ember:
Design RISC, start of the top module:
module RISC (destinoWrWB,escribir,PCsrc,result,PCoutMEM,NReset,clk,alu_outMEM,WriteDataInMEM,datoMemOut,InstruccionIn,PCinIF,MemWriteInMEM);
For scale: about 1400 flip-flops, ~72000 um^2 of cells after synthesis.
==> flow/config.mk <==
export PLATFORM = sky130hd
export DESIGN_NAME = RISC
export DESIGN_NICKNAME = RISC
export VERILOG_FILES = /design/flow/design.v
export SDC_FILE = /design/flow/constraint.sdc
export NUM_CORES = 4
export LEC_CHECK = 0
export ABC_AREA = 1
export CAP_MARGIN = 30
export CELL_PAD_IN_SITES_DETAIL_PLACEMENT = 0
export CORE_ASPECT_RATIO = 0.57
export CORE_MARGIN = 2
export CORE_UTILIZATION = 46
export CTS_CLUSTER_DIAMETER = 224
export GPL_ROUTABILITY_DRIVEN = 0
export MAX_ROUTING_LAYER = met5
export MIN_ROUTING_LAYER = met1
export PLACE_DENSITY_LB_ADDON = 0.08
export SETUP_SLACK_MARGIN = 1.19
export SLEW_MARGIN = 0
==> flow/constraint.sdc <==
create_clock -name core_clock -period 5.16 [get_ports {clk}]
set_input_delay 1.0320 -clock core_clock [delete_from_list [all_inputs] [get_ports {clk}]]
set_output_delay 1.0320 -clock core_clock [all_outputs]
set_load 0.01 [all_outputs]
run.sh (not shown) runs the stock make flow with config.mk's settings and CLKGATE_MAP_FILE=.
ember: full flow OK, the timing, DRC and antenna checks passed
## Diff of input files: umber against ember
==> flow/config.mk <==
export PLATFORM = sky130hd
export DESIGN_NAME = RISC
export DESIGN_NICKNAME = RISC
export VERILOG_FILES = /design/flow/design.v
export SDC_FILE = /design/flow/constraint.sdc
export NUM_CORES = 4
export LEC_CHECK = 0
export ABC_AREA = 1
export CAP_MARGIN = 40
export CELL_PAD_IN_SITES_DETAIL_PLACEMENT = 0
export CORE_MARGIN = 4
export CORE_UTILIZATION = 46
export CTS_CLUSTER_DIAMETER = 365
export GPL_ROUTABILITY_DRIVEN = 1
export GPL_TIMING_DRIVEN = 0
export MAX_ROUTING_LAYER = met5
export MIN_ROUTING_LAYER = met2
export SETUP_SLACK_MARGIN = -0.2
export SLEW_MARGIN = 0
==> flow/constraint.sdc <==
create_clock -name core_clock -period 7.82 [get_ports {clk}]
set_input_delay 1.5640 -clock core_clock [delete_from_list [all_inputs] [get_ports {clk}]]
set_output_delay 1.5640 -clock core_clock [all_outputs]
set_load 0.01 [all_outputs]
Notes after the runs:
Tool error GRT-0116 stopped umber during global routing (5_1_grt); no final results. Delta (umber minus ember): complex-gate fraction of the synthesized area saw little to no change, width of the chip saw a decrease, die height higher, chip area saw an increase, summed standard-cell area reported by yosys flat.

========
## job 101
RISC again, from the RTL that the note above started with.
## RISC
module RISC (destinoWrWB,escribir,PCsrc,result,PCoutMEM,NReset,clk,alu_outMEM,WriteDataInMEM,datoMemOut,InstruccionIn,PCinIF,MemWriteInMEM);
  input [31:0] datoMemOut,InstruccionIn;
  input NReset,clk;
  output escribir,PCsrc,MemWriteInMEM;
  output [3:0] destinoWrWB;
  output [31:0] result,PCoutMEM,alu_outMEM,PCinIF,WriteDataInMEM;
  wire [31:0] InstruccionIn,PCoutIF,PCinIF;
  wire [31:0] InstruccionOut,inm_extID,PCinID,PCoutID;
  wire [3:0] destinoWrOutID;
  wire mbsID,negarID,jumpID,RegWriteoutID,MemtoRegID,MemWriteID,BranchID,ALUsrcID;
  wire [2:0] functID;
  wire [31:0] dato1EX,dato2EX,inm_extEX,PCinEX,PCoutEX,dataWrMemEX,alu_outEX;
  wire [3:0] destinoWrInEX,destinoWrOutEX;
  wire [2:0] functEX;
  wire RegWriteOutEX,RegWriteInEX,MemtoRegOutEX,MemtoRegInEX,MemWriteOutEX,MemWriteInEX,BranchOutEX,BranchInEX,ALUsrcEX,zeroEX,jumpEX,negarEX,mbsEX;
  wire BranchInMEM,jumpMEM,zeroMEM,MemWriteInMEM,MemWriteOutMEM,RegWriteInMEM,RegWriteOutMEM,MemtoRegInMEM,MemtoRegOutMEM;
  wire [3:0] destinoWrInMEM,destinoWrOutMEM;
  wire [31:0] datoMemOut,PCinMEM,WriteDataInMEM,alu_outWB1;
  wire [31:0] data_mem,alu_outWB2;
  wire [3:0] destinoWrInWB;
  wire RegWriteInWB,MemtoRegInWB;
  IF IF (
  .PCout(PCoutIF),
  .PCin(PCinIF));
  ID ID (
  .mbs(mbsID),
  .negar(negarID),
  .jump(jumpID),
  .dato1(dato1EX),
  .dato2(dato2EX),
  .destinoWrOut(destinoWrOutID),
  .inm_ext(inm_extID),
  .RegWriteout(RegWriteoutID),
  .MemtoReg(MemtoRegID),
  .MemWrite(MemWriteID),
  .Branch(BranchID),
  .ALUsrc(ALUsrcID),
  .funct(functID),
  .PCout(PCoutID),
  .Instruccion(InstruccionOut),
  .PCin(PCinID),
  .RegWritein(escribir),
  .dataWr(result),
  .destinoWrIn(destinoWrWB),
  .rst(NReset),
  .clk(clk));
  EX EX (
  .PCout(PCoutEX),
  .dataWrMem(dataWrMemEX),
  .destinoWrOut(destinoWrOutEX),
  .zeroOut(zeroEX),
  .alu_out(alu_outEX),
  .RegWriteOut(RegWriteOutEX),
  .MemtoRegOut(MemtoRegOutEX),
  .MemWriteOut(MemWriteOutEX),
  .BranchOut(BranchOutEX),
  .RegWriteIn(RegWriteInEX),
  .MemtoRegIn(MemtoRegInEX),
  .MemWriteIn(MemWriteInEX),
  .BranchIn(BranchInEX),
  .funct(functEX),
  .ALUsrc(ALUsrcEX),
  ...
Settings: LEC_CHECK=0, CAP_MARGIN=20, CORE_MARGIN=2, CORE_UTILIZATION=40, SLEW_MARGIN=20; clock period 10.2 ns.
Job 101: done, clean on timing, DRC and antenna
[inputs] job 102 vs job 101
Settings: changing CORE_UTILIZATION from 40 to 62; setting ABC_AREA to 1 for the first time; changing the clock period (ns, I/O delays scaled along) from 10.2 to 3.79.
### Flow results
- Job 102 vs job 101, sequential share of layout area went down by 4.1 points.
- Compared with job 101, job 102 shows a higher switching part of the total power.
- No crash in job 102: every stage finished, but the layout fails its final checks due to setup timing.
- Job 102 ended up with a lower total clock buffers created by CTS than job 101 did.
- Of job 101 and job 102, the lower largest fanout on the critical path belongs to job 102.
- Smallest hold slack: job 102 vs job 101 down 0.014 ns
- The number of standard cells after synthesis of job 102 is higher than that of job 101.
- On signed area change from the synthesized netlist to the final layout: job 102 sits above job 101.
- In job 102 the combinational power share turned out 0.4 points lower than in job 101.
Inputs modified between job 102 and job 103:
Settings: a deleted ABC_AREA that had been 1; a change of CORE_UTILIZATION from 62 to 65; an added TNS_END_PERCENT of 5; an added HOLD_SLACK_MARGIN of -0.09; a change of the clock period (ns, I/O delays scaled along) from 3.79 to 8.0.
Results
Across job 102 and job 103, a clean result was obtained everywhere but in job 102.
Compared with job 102, job 103 shows number of cells traversed by the worst register-to-register path that has gone down by more than a quarter.
Changes observed in job 103 relative to job 102: clock-buffer cell count moved up; minimum setup slack in the final design saw an increase; design area shrank by about 10%.
Job 102 -> job 103: area of the mapped netlist decreased by a little under 10%
### job 103 -> job 104
Settings: putting MIN_ROUTING_LAYER at met2 where nothing was set; swapping 5 for 15 in TNS_END_PERCENT; putting PLACE_DENSITY_LB_ADDON at 0.16 where nothing was set; putting GPL_TIMING_DRIVEN at 0 where nothing was set; swapping 65 for 70 in CORE_UTILIZATION; putting GPL_ROUTABILITY_DRIVEN at 1 where nothing was set; putting ABC_AREA at 1 where nothing was set; swapping 20 for 30 in SLEW_MARGIN; putting CELL_PAD_IN_SITES_GLOBAL_PLACEMENT at 2 where nothing was set; clearing HOLD_SLACK_MARGIN, which used to be -0.09; putting CELL_PAD_IN_SITES_DETAIL_PLACEMENT at 2 where nothing was set; swapping 20 for 30 in CAP_MARGIN.
==> results <==
Of job 103 and job 104, only job 103 finishes the flow clean. Job 104 never completed; the flow aborted with a tool error in global placement without I/O. Total number of placement rows for job 104 is higher than for job 103. Job 104 against job 103: adder and majority cell fraction of the synthesized area fell by 0.24 points; die area rose by 0.70%; yosys stat chip area rose by 5600 sq um.

========
== wip/onyx ==
RISC again, from the RTL that the note above started with.
==> flow/design.v (excerpt) <==
module RISC (destinoWrWB,escribir,PCsrc,result,PCoutMEM,NReset,clk,alu_outMEM,WriteDataInMEM,datoMemOut,InstruccionIn,PCinIF,MemWriteInMEM);
clock: 5.34 ns
lec_check: 0
cap_margin: 20
core_margin: 2
core_utilization: 72
cts_cluster_size: 46
place_density: 0.67
setup_slack_margin: 0.92
slew_margin: 20
### wip/onyx -> wip/cedar
- a change of PLACE_DENSITY from 0.67 to 0.4
- an added ABC_AREA of 1
- an added CTS_CLUSTER_DIAMETER of 397
- a deleted SETUP_SLACK_MARGIN that had been 0.92
- a deleted CTS_CLUSTER_SIZE that had been 46
- a change of the clock period (ns, I/O delays scaled along) from 5.34 to 3.79
### Flow results
- Looking across wip/onyx and wip/cedar, the single run that reached the end with no open violations was wip/onyx.
- Area: wip/cedar vs wip/onyx -> wip/cedar larger
- Internal power contribution (wip/cedar over wip/onyx): increase, 24%
- Summary of the comparison: worst slack at placement is lower in wip/cedar, relative to wip/onyx.
- Comparing wip/onyx and wip/cedar, cell count after synthesis is higher on wip/cedar.
- [compare] base=wip/onyx new=wip/cedar: clock slew at the register clock pins of the worst setup and hold paths stayed essentially flat; logic area rose by 2.2%.
### wip/cedar -> wip/juniper
- putting SETUP_SLACK_MARGIN at 1.14 where nothing was set
- swapping 72 for 71 in CORE_UTILIZATION
- clearing PLACE_DENSITY, which used to be 0.4
- swapping 397 for 360 in CTS_CLUSTER_DIAMETER
- swapping 3.79 for 4.94 in the clock period (ns, I/O delays scaled along)
Findings:
wip/juniper finished every step from synthesis to the final layout, and the layout passed the timing, DRC and antenna checks. On switching power summed over all nets, wip/juniper does better than wip/cedar. Initial antenna violation count (higher): wip/juniper. [compare] base=wip/cedar new=wip/juniper: global-route met2 utilization decreased 0.83 points, total power -22%, layout net count fell by about 2.2%, detailed-route wire length saw an increase.

========
== job 1000 ==
RISC again, from the RTL that the note above started with.
## RISC
module RISC (destinoWrWB,escribir,PCsrc,result,PCoutMEM,NReset,clk,alu_outMEM,WriteDataInMEM,datoMemOut,InstruccionIn,PCinIF,MemWriteInMEM);
export LEC_CHECK = 0
export CAP_MARGIN = 20
export CORE_MARGIN = 2
export CORE_UTILIZATION = 72
export CTS_CLUSTER_SIZE = 46
export PLACE_DENSITY = 0.67
export SETUP_SLACK_MARGIN = -0.37
export SLEW_MARGIN = 10
create_clock -name core_clock -period 3.7 [get_ports {clk}]
The layout from job 1000, despite a flow that completed every stage, fails the layout checks, with the failing checks listed as negative setup slack.
diff inputs: job 1000 => job 4850
Settings: PLACE_DENSITY changed from 0.67 to 0.65; SETUP_SLACK_MARGIN removed (was -0.37); SLEW_MARGIN changed from 10 to 20; CAP_MARGIN changed from 20 to 15; CTS_CLUSTER_SIZE changed from 46 to 44; the clock period (ns, I/O delays scaled along) changed from 3.7 to 4.66.
--- outcome ---
- Job 4850 had finished all stages when the layout checks came back failing, citing negative setup slack.
- NOTE HPWL after detailed placement job 1000->job 4850 decreased by a few percent
- Job 4850 vs job 1000, via count of the first global-routing pass went down by 2.9%.
- The share of power burned in the clock network on job 1000 is in line with that on job 4850.
- Combinational share of power | job 4850 below job 1000
- Met2 wire length (higher): job 1000
- Looking at met1 track demand over resource, job 4850 sits below job 1000.
- Cmp job 4850 vs job 1000: fmax lower in job 4850
- The final area number comes out higher for job 1000 vs job 4850.
- Of the two candidates, job 1000 has the worse maximum VDD drop and job 4850 the better one.
- The run showing the greater worst setup slack is job 4850.
> inputs changed (job 4850 -> job 4424)
Settings: changing CAP_MARGIN from 15 to 20; removing CTS_CLUSTER_SIZE (formerly 44); removing PLACE_DENSITY (formerly 0.65); changing CORE_UTILIZATION from 72 to 40; changing the clock period (ns, I/O delays scaled along) from 4.66 to 6.66.
## What came out
- Job 4424 vs. job 4850: count of buffers not belonging to the clock network in the layout fell about 40%; post-route fraction of the period consumed by the critical path fell 24 points; global-route usage fell 23 points.
- Job 4424: no failed stages, no open violations at the end
### job 4424 -> job 4961
Settings: setting CTS_CLUSTER_SIZE to 44 for the first time; changing CORE_UTILIZATION from 40 to 72; setting PLACE_DENSITY to 0.65 for the first time; changing the clock period (ns, I/O delays scaled along) from 6.66 to 3.7.
[summary]
- Looking only at portion of the clock cycle consumed by the worst path in the final layout, and setting everything else aside, the higher value of job 4424 and job 4961 goes to job 4961.
- From job 4424 to job 4961 the numbers moved as follows: die size dropped about 44%; layout multi-input combinational cell count closely matched the old numbers; area after detailed placement went up.
- [flow] job 4961 | stages: complete | final checks: fail | reason: negative setup slack
- Between job 4424 and job 4961, the combinational fraction of design power is lower for job 4424.
- Summary of job 4961 over job 4424: switching share of power increased by 2.5 points relative to the old numbers; clock buffer count from CTS now smaller; design area went up by 0.0034 mm².

========
RISC again, from the RTL that the note above started with.
make LEC_CHECK=0 ABC_AREA=1 CAP_MARGIN=10 CELL_PAD_IN_SITES_DETAIL_PLACEMENT=2 CELL_PAD_IN_SITES_GLOBAL_PLACEMENT=2 CORE_MARGIN=3 CORE_UTILIZATION=40 CTS_CLUSTER_DIAMETER=101 SLEW_MARGIN=20 finish   # period 8.0 ns
The starting point finished with timing, DRC and antenna clean.
Edit:
Settings changed: ABC_AREA 1 to default, CAP_MARGIN 10 to 20, CELL_PAD_IN_SITES_GLOBAL_PLACEMENT 2 to default, CORE_MARGIN 3 to 2, CORE_UTILIZATION 40 to 16, CTS_CLUSTER_DIAMETER 101 to default, GPL_ROUTABILITY_DRIVEN from default to 0, MIN_ROUTING_LAYER from default to met2, PLACE_DENSITY_LB_ADDON from default to 0.16, SLEW_MARGIN 20 to 30, TNS_END_PERCENT from default to 15.
- hold slack is worse by 5.6 ps
- power goes up by 15%
- clock-buffer cell count rose by 10
- routed wire length fell by 17%
- non-clock buffer count grows by 23
- sequential share of layout area is about the same
- design area is about the same
- area after synthesis fell by 7.8%
- utilization drops by 26 points
- final cell count goes up by 5.7%
- clock power is higher by 10%
Edit:
Settings changed: ABC_AREA from default to 1, CELL_PAD_IN_SITES_GLOBAL_PLACEMENT from default to 2, CORE_UTILIZATION 16 to 70, GPL_ROUTABILITY_DRIVEN 0 to 1.
After rerunning: The new run ended with an error in 3_1_place_gp_skip_io, error FLW-0024; synthesized area grows by 8.5%; die size shrinks by 75%; synthesized cell count grows by 41%.
Edit:
Settings changed: CELL_PAD_IN_SITES_DETAIL_PLACEMENT 2 to default, CELL_PAD_IN_SITES_GLOBAL_PLACEMENT 2 to default, CORE_UTILIZATION 70 to 71, GPL_ROUTABILITY_DRIVEN 1 to default, MIN_ROUTING_LAYER met2 to default, PLACE_DENSITY_LB_ADDON 0.16 to default, SLEW_MARGIN 30 to 20, TNS_END_PERCENT 15 to default.
Clock period 8.0 ns to 4.94 ns, I/O delays scaled along.
Result:
- This time the run finished with timing, DRC and antenna clean
- synthesized cell count stays the same
- synthesized area is unchanged
- die size fell by about 1.4%

========
RISC again, from the RTL that the note above started with.
// RISC
module RISC (destinoWrWB,escribir,PCsrc,result,PCoutMEM,NReset,clk,alu_outMEM,WriteDataInMEM,datoMemOut,InstruccionIn,PCinIF,MemWriteInMEM);
==> flow/config.mk <==
export PLATFORM = sky130hd
export DESIGN_NAME = RISC
export DESIGN_NICKNAME = RISC
export VERILOG_FILES = /design/flow/design.v
export SDC_FILE = /design/flow/constraint.sdc
export NUM_CORES = 4
export LEC_CHECK = 0
export CAP_MARGIN = 30
export CELL_PAD_IN_SITES_DETAIL_PLACEMENT = 0
export CORE_MARGIN = 2
export CORE_UTILIZATION = 72
export CTS_CLUSTER_DIAMETER = 365
export CTS_CLUSTER_SIZE = 13
export GPL_ROUTABILITY_DRIVEN = 0
export MAX_ROUTING_LAYER = met5
export MIN_ROUTING_LAYER = met1
export PLACE_DENSITY_LB_ADDON = 0.04
export SETUP_SLACK_MARGIN = -0.38
export SLEW_MARGIN = 35
==> flow/constraint.sdc <==
create_clock -name core_clock -period 3.99 [get_ports {clk}]
set_input_delay 0.7980 -clock core_clock [delete_from_list [all_inputs] [get_ports {clk}]]
set_output_delay 0.7980 -clock core_clock [all_outputs]
set_load 0.01 [all_outputs]
The first run finished with setup timing left.
Rerun with:
- CAP_MARGIN: 30 -> 20
- CELL_PAD_IN_SITES_DETAIL_PLACEMENT: 0 -> unset
- CORE_UTILIZATION: 72 -> 40
- CTS_CLUSTER_DIAMETER: 365 -> unset
- CTS_CLUSTER_SIZE: 13 -> unset
- GPL_ROUTABILITY_DRIVEN: 0 -> unset
- MAX_ROUTING_LAYER: met5 -> unset
- MIN_ROUTING_LAYER: met1 -> unset
- PLACE_DENSITY_LB_ADDON: 0.04 -> unset
- SETUP_SLACK_MARGIN: -0.38 -> unset
- SLEW_MARGIN: 35 -> 20
- clock period: 3.99 -> 8.0 ns (I/O delays scaled with it)
Effect: The changed run produced a clean layout; synthesized area is unchanged; wire length goes down by 1.4%; critical path depth goes up by 1; sequential power goes down by 50%; hold slack gains 0.32 ns; maximum frequency goes down by 18%; die area goes up by 79%.
Rerun with:
- CORE_UTILIZATION: 40 -> 52
- clock period: 8.0 -> 3.79 ns (I/O delays scaled with it)
- Now the flow reached the layout checks and failed them: setup timing
- non-clock buffer count climbs by 484
- sequential power climbs by 110%
- critical path depth climbs by 2
- final area climbs by 5.3%
- cell count drops by 0.77%
- worst hold slack gains 0.0036 ns
- first-iteration DRC count climbs by 8.0%
- die area drops by 23%
- global-route usage climbs by 8.6 points
Rerun with:
- ABC_AREA: unset -> 1
- CORE_UTILIZATION: 52 -> 72
- CTS_CLUSTER_DIAMETER: unset -> 160
- clock period: 3.79 -> 3.91 ns (I/O delays scaled with it)
- The changed run never finished: it broke off in global routing (5_1_grt)
- die size came out lower by about a fifth
- synthesized cell count came out higher by well over a third
- area after synthesis rose by a little under a tenth
Rerun with:
- ABC_AREA: 1 -> unset
- CTS_CLUSTER_DIAMETER: 160 -> unset
- CTS_CLUSTER_SIZE: unset -> 44
- PLACE_DENSITY: unset -> 0.65
- TNS_END_PERCENT: unset -> 5
- clock period: 3.91 -> 3.7 ns (I/O delays scaled with it)
Effect:
- The new run completed and failed the layout checks on setup timing
- die area is lower by about 8%
- area after synthesis is lower by about 8%
- synthesized cell count is lower by 29%
Rerun with:
- CORE_UTILIZATION: 72 -> 56
- CTS_CLUSTER_SIZE: 44 -> unset
- PLACE_DENSITY: 0.65 -> unset
- TNS_END_PERCENT: 5 -> unset
- clock period: 3.7 -> 3.82 ns (I/O delays scaled with it)
=> The new run produced a layout that fails on setup timing. Core utilization shrinks by 18 points. Worst setup slack gains 0.025 ns. Clock skew stays flat. Total power shrinks by 4.2%. Wire length shrinks by 6.6%. Non-clock buffer count shrinks by 2. Register-to-register slack gains 0.03 ns. Cell count grows by 4.4%.
Power and IR drop assume default switching activity.
